== run A ==
## fpm
module fpm(
    input [32:1] a,
    input [32:1] b,
    input clk,
    input rst,
    input in_valid,
    output  [32:1] c,
    output out_valid
    );
Size: roughly 5,000 flip-flops, ~160,000 sq um of cells after synthesis.
export LEC_CHECK = 0
export ABC_AREA = 1
export CAP_MARGIN = 5
export CORE_MARGIN = 8
export CORE_UTILIZATION = 35
export HOLD_SLACK_MARGIN = -0.02
export SLEW_MARGIN = 20
export TNS_END_PERCENT = 55
create_clock -name core_clock -period 5.0 [get_ports {clk}]
run.sh (not shown) runs the stock make flow with config.mk's settings and CLKGATE_MAP_FILE=.
[inputs] run B vs run A
- TNS_END_PERCENT no longer set, was 55
- CORE_MARGIN now 2, was 8
- SETUP_SLACK_MARGIN now -0.16, previously not set
- CELL_PAD_IN_SITES_DETAIL_PLACEMENT now 1, previously not set
- SLEW_MARGIN now 30, was 20
- CAP_MARGIN now 20, was 5
- CORE_UTILIZATION now 23, was 35
- HOLD_SLACK_MARGIN no longer set, was -0.02
- CORE_ASPECT_RATIO now 1.04, previously not set
- MIN_ROUTING_LAYER now met2, previously not set
## What came out
Compared with run A, run B shows a cell row count that is 63 higher. Higher sequential share of layout area among run A and run B: run A. Reported for run A and run B, fraction of the yosys area taken by sequential cells turned out identical to the last digit. Global-route wire length before repair delta (run B − run A): unfavourable. Run comparison: run A worst setup path endpoint c[2]; run B worst setup path endpoint c[26]. On reported net switching power, run A beats run B. As of run B, buffer count excluding the clock tree in the final layout had fallen slightly compared to run A.
Inputs modified between run B and run C:
- an added CTS_CLUSTER_DIAMETER of 348
- a deleted ABC_AREA that had been 1
- a deleted MIN_ROUTING_LAYER that had been met2
- an added CTS_CLUSTER_SIZE of 31
- a deleted CORE_ASPECT_RATIO that had been 1.04
- a change of SLEW_MARGIN from 30 to 20
- a deleted CELL_PAD_IN_SITES_DETAIL_PLACEMENT that had been 1
- a change of CORE_UTILIZATION from 23 to 70
- a deleted SETUP_SLACK_MARGIN that had been -0.16
- a change of the clock period (ns, I/O delays scaled along) from 5.0 to 3.28
[summary]
Tally of unique sky130hd cells used after synthesis: run C vs run B up 27%
Global routing's busiest layer: met3 -> run B, met2 -> run C
Taking run B as the reference, in run C number of instances in the placed design -10,500, sequential share of layout area +7.5 points, post-detailed-route via-to-cell ratio ~0 delta, inserted tap cell count -6,275.
Number of rows in the core area in run C is about 45% below run B.
The flow for run C finished, though final verification flagged setup timing.
Run B has a higher clock buffer instance count of the final layout than run C.
Going from run B to run C, post-synthesis instance total shrank by more than 10%.
Per the comparison of run C with run B, number of vias after detailed routing decreased 57,000; total power increased 16%; utilization increased 47 points.
diff inputs: run C => run D
- an added SETUP_SLACK_MARGIN of 0.87
- a change of CORE_UTILIZATION from 70 to 66
- a change of CTS_CLUSTER_DIAMETER from 348 to 374
Results
What the final checks of run D revealed, after a flow that finished every stage, was a layout that fails on setup timing.
Diff run C..run D | internal power | negligible
A source of the critical timing path of m1.a_16.ppc_0.c7.comb1[41]$_SDFF_PN0_ is what run C shows, while m1.a_16.ppc_0.c7.comb1[46]$_SDFF_PN0_ belongs to run D.
Taking run C as the reference, in run D area of the die now larger, setup slack now larger, switching power as a share of total power now larger, post-layout minimum cycle time now smaller.


Starting RTL as in the previous note.
clock: 2.89 ns
lec_check: 0
cap_margin: 0
core_margin: 2
core_utilization: 72
cts_cluster_diameter: 391
cts_cluster_size: 14
hold_slack_margin: 0.3
setup_slack_margin: -0.3
slew_margin: 20
The baseline completed and failed the layout checks on negative setup slack.
Edit:
- ABC_AREA: unset -> 1
- CTS_CLUSTER_DIAMETER: 391 -> 400
- CTS_CLUSTER_SIZE: 14 -> 11
- HOLD_SLACK_MARGIN: 0.3 -> unset
- PLACE_DENSITY_LB_ADDON: unset -> 0.01
- SETUP_SLACK_MARGIN: -0.3 -> unset
- SLEW_MARGIN: 20 -> 35
- clock period: 2.89 -> 2.22 ns (I/O delays scaled with it)
After rerunning: The new run produced a layout that fails on negative setup slack; critical path depth grows by 5; power grows by 43%; register-to-register slack is worse by 0.10 ns; worst hold slack is worse by 0.32 ns; worst setup slack is worse by 0.61 ns; global-route usage grows by 2.9 points.
Edit:
- ABC_AREA: 1 -> unset
- CAP_MARGIN: 0 -> 20
- CORE_UTILIZATION: 72 -> 70
- CTS_CLUSTER_DIAMETER: 400 -> unset
- CTS_CLUSTER_SIZE: 11 -> unset
- PLACE_DENSITY_LB_ADDON: 0.01 -> unset
- SLEW_MARGIN: 35 -> 20
- clock period: 2.22 -> 3.92 ns (I/O delays scaled with it)
This time the run went through all stages and came out clean.
Hold slack improves by 0.18 ns.
Worst setup slack gains 1.4 ns.
Sequential share of layout area increases by 2.2 points.
Synthesized area is lower by 2.8%.
Core utilization decreases by 3.2 points.
Count of clock-buffer cells in the layout increases by 120.
Routed wire length is lower by 12%.
Clock skew climbs by 0.034 ns.
Power is lower by 42%.
Critical path depth came out lower by 8.
Final cell count shrinks by 21%.
Edit:
- ABC_AREA: unset -> 1
- CORE_UTILIZATION: 70 -> 40
- SETUP_SLACK_MARGIN: unset -> -0.16
- clock period: 3.92 -> 5.0 ns (I/O delays scaled with it)
Result:
- cell area rises by about 4%
- synthesized area rises by about 3%
- hold slack improved by 0.10 ns
- global-route usage falls by 10 points
- wire length rises by 6.1%
- combinational power falls by about 9%
- via count rises by 11%
- final cell count rises by about 40%
- worst setup slack improved by 0.29 ns
- non-clock buffer count falls by 15
No activity file was given, so power comes from the tool's default toggle rates.
